## v37
==> flow/design.v (excerpt) <==
module division(input clk, input rst, input start, input [31:0] dividendo, divisor,
                output [31:0] cociente, residuo, output done);
reg [31:0] shift_register;
reg [31:0] pre_divisor;
reg [31:0] cont;
reg idle;                       
reg done_r;                     
reg [15:0] resta, pre_cocido, res, cocido;
always @ (posedge clk) begin
  done_r <= 1'b0;
  if (rst) begin
    idle = 1'b1;
  end else if (idle) begin
    if (start) begin
      cont = 32'b0;
      shift_register = {8'b0, dividendo[15:0]};
      pre_cocido = 16'b0;
      pre_divisor = divisor;
      shift_register = shift_register << 1;
      cont = cont + 1'b1;
      idle = 1'b0;
    end
  end else begin
    if (cont < 5'd17) begin
      if (shift_register[31:16] < pre_divisor[15:0]) begin
        pre_cocido = pre_cocido << 1;
      end else begin
        resta = shift_register[31:16] - pre_divisor[15:0];
        pre_cocido = pre_cocido << 1;
        pre_cocido[0] = 1'b1;
        shift_register[31:16] = resta;
      end
      shift_register = shift_register << 1;
      cont = cont + 1'b1;
    end else begin
      cocido = pre_cocido;
      res = shift_register[31:16]>>1;
      idle = 1'b1;
      done_r <= 1'b1;
    end
  end
end
assign cociente = {16'b0, cocido};
assign residuo = {16'b0, res};
assign done = done_r;
endmodule
make LEC_CHECK=0 CAP_MARGIN=20 CORE_MARGIN=2 CORE_UTILIZATION=72 CTS_CLUSTER_DIAMETER=357 PLACE_DENSITY=0.37 SETUP_SLACK_MARGIN=-0.19 SLEW_MARGIN=20 finish   # period 2.46 ns
run.sh (not shown) runs the stock make flow with config.mk's settings and CLKGATE_MAP_FILE=.
From the logs: v37 reached the end of the flow and failed the layout checks with negative setup slack.
Here is what was changed in the inputs of v26 compared with v37.
Settings: ABC_AREA newly set to 1; SETUP_SLACK_MARGIN changed from -0.19 to -0.24; PLACE_DENSITY changed from 0.37 to 0.6; CTS_CLUSTER_SIZE newly set to 10; CTS_CLUSTER_DIAMETER changed from 357 to 193.
--- outcome ---
- The critical path's slowest cell comes out sky130_fd_sc_hd__fa_1 in one run and sky130_fd_sc_hd__edfxtp_1 in the other, namely in v26 and v37 respectively.
- Diff v37 -> v26: growth of design area from synthesis to finish saw a decrease, final clock period utilization by the worst path saw a decrease, proportion of power drawn by the clock network saw a decrease, area of placed instances saw an increase, total cells reported by yosys after synthesis saw an increase.
- In v37 the implementation ran to completion but is not tape-out ready, as the final checks report negative setup slack.
- In summary, v26 completed successfully, with a layout that passed the timing, DRC and antenna checks.
- Summary: with v37 as the reference, DRC violation total after the first TritonRoute iteration in v26 moved down by a little under 10%.
Edits applied to the flow inputs when going from v26 to v23:
Settings: CTS_CLUSTER_SIZE changed from 10 to 95; SETUP_SLACK_MARGIN changed from -0.24 to 0.13.
--- outcome ---
Between v23 and v26, the count of placed standard cells in the final layout, fillers left out does not differ in any meaningful way.
Relative to v26, met3 layer usage reported by global route has gone up in v23.
Worst hold slack in v23 is 10 ps above v26.
Post-layout minimum cycle time (lower): v23
Compared with v26, in v23 layout overhead on the synthesized area fell by 0.32 points; part of the power in the clock network lower.
According to the power report, total power for v23 is lower than for v26.
Edits applied to the flow inputs when going from v23 to v9:
Settings: changing SETUP_SLACK_MARGIN from 0.13 to -0.19; removing CTS_CLUSTER_DIAMETER (formerly 193); changing CTS_CLUSTER_SIZE from 95 to 72; changing PLACE_DENSITY from 0.6 to 0.64.
Notes after the runs:
Every run (v9 and v23) finished clean.
Compared with v23, in v9 relative contribution of sequential cells to total power -1.4 points; post-layout worst setup margin -93 ps.
Clock-buffer cell count is higher on v23
Setup changes, v9 to v7
Settings: changing CORE_UTILIZATION from 72 to 66; changing CTS_CLUSTER_SIZE from 72 to 41; removing PLACE_DENSITY (formerly 0.64); removing ABC_AREA (formerly 1); changing SETUP_SLACK_MARGIN from -0.19 to 0.73.
Findings:
- v9 and v7: one clean run, v9; the rest did not finish clean.
- In the reports for v9 and v7, the larger sequential-to-total area share from yosys stat belongs to v7.
- Looking only at number of buffers added for setup after CTS, and setting everything else aside, the lower value of v9 and v7 goes to v9.
- v7 vs v9 — cell total in the yosys stat output dropped by more than a quarter
- Delta (v7 minus v9): die outline area shrank by 390 um^2; routability congestion estimate shrank by about 3%; mux cell area share after synthesis grew by 5.0 points; instance tally after logic synthesis shrank by 37%.
Relative to v7, the following input files were edited for v59:
Settings: changing SETUP_SLACK_MARGIN from 0.73 to -0.05; changing CTS_CLUSTER_SIZE from 41 to 39; changing CORE_UTILIZATION from 66 to 72.
==> results <==
The layout from v59, despite a flow that completed every stage, fails the layout checks, with the failing checks listed as negative setup slack.
Compare v59 and v7 | cell area reported after detailed placement higher: v7
Reported for v59 and v7, number of cells in the yosys synthesis report turned out identical to the last digit.
Number of resized instances in the post-cts repair step in v59 vs v7: down 84
Against v7, v59 comes in about 4% lower on width of the die.
Changes observed in v59 relative to v7: buffer levels on the longest clock path essentially unchanged, chip footprint shrank by about 8%.


division again, from the RTL that the note above started with.
==> flow/config.mk <==
export PLATFORM = sky130hd
export DESIGN_NAME = division
export DESIGN_NICKNAME = division
export VERILOG_FILES = /design/flow/design.v
export SDC_FILE = /design/flow/constraint.sdc
export NUM_CORES = 4
export LEC_CHECK = 0
export ABC_AREA = 0
export CAP_MARGIN = 0
export CELL_PAD_IN_SITES_DETAIL_PLACEMENT = 2
export CELL_PAD_IN_SITES_GLOBAL_PLACEMENT = 3
export CORE_MARGIN = 4
export CORE_UTILIZATION = 56
export CTS_CLUSTER_DIAMETER = 233
export CTS_CLUSTER_SIZE = 98
export GPL_TIMING_DRIVEN = 1
export HOLD_SLACK_MARGIN = 0.18
export MAX_ROUTING_LAYER = met4
export PLACE_DENSITY_LB_ADDON = 0.05
export SETUP_SLACK_MARGIN = 0.86
export SLEW_MARGIN = 20
==> flow/constraint.sdc <==
create_clock -name core_clock -period 3.96 [get_ports {clk}]
set_input_delay 0.7920 -clock core_clock [delete_from_list [all_inputs] [get_ports {clk}]]
set_output_delay 0.7920 -clock core_clock [all_outputs]
set_load 0.01 [all_outputs]
The starting point did not get past 3_1_place_gp_skip_io, error FLW-0024.
Change:
- CAP_MARGIN: 0 -> 30
- CELL_PAD_IN_SITES_DETAIL_PLACEMENT: 2 -> not set
- CELL_PAD_IN_SITES_GLOBAL_PLACEMENT: 3 -> not set
- CORE_MARGIN: 4 -> 2
- CORE_UTILIZATION: 56 -> 70
- CTS_CLUSTER_SIZE: 98 -> not set
- GPL_TIMING_DRIVEN: 1 -> not set
- HOLD_SLACK_MARGIN: 0.18 -> not set
- MAX_ROUTING_LAYER: met4 -> not set
- PLACE_DENSITY_LB_ADDON: 0.05 -> not set
- SETUP_SLACK_MARGIN: 0.86 -> 0.51
- clock period: 3.96 -> 2.63 ns (I/O delays scaled with it)
The changed run finished clean.
Synthesized cell count does not change.
Area after synthesis is unchanged.
Die area shrinks by about 25%.
Change:
- CORE_UTILIZATION: 70 -> 63
- SETUP_SLACK_MARGIN: 0.51 -> not set
- clock period: 2.63 -> 2.47 ns (I/O delays scaled with it)
=> The new run finished clean; final area goes down by about 3.3%; die size goes up by 11%; total power went up by about 3.6%; first-iteration DRC count fell by about 53%; combinational power decreases by 15%.
Power is estimated from default activity; no workload was simulated.
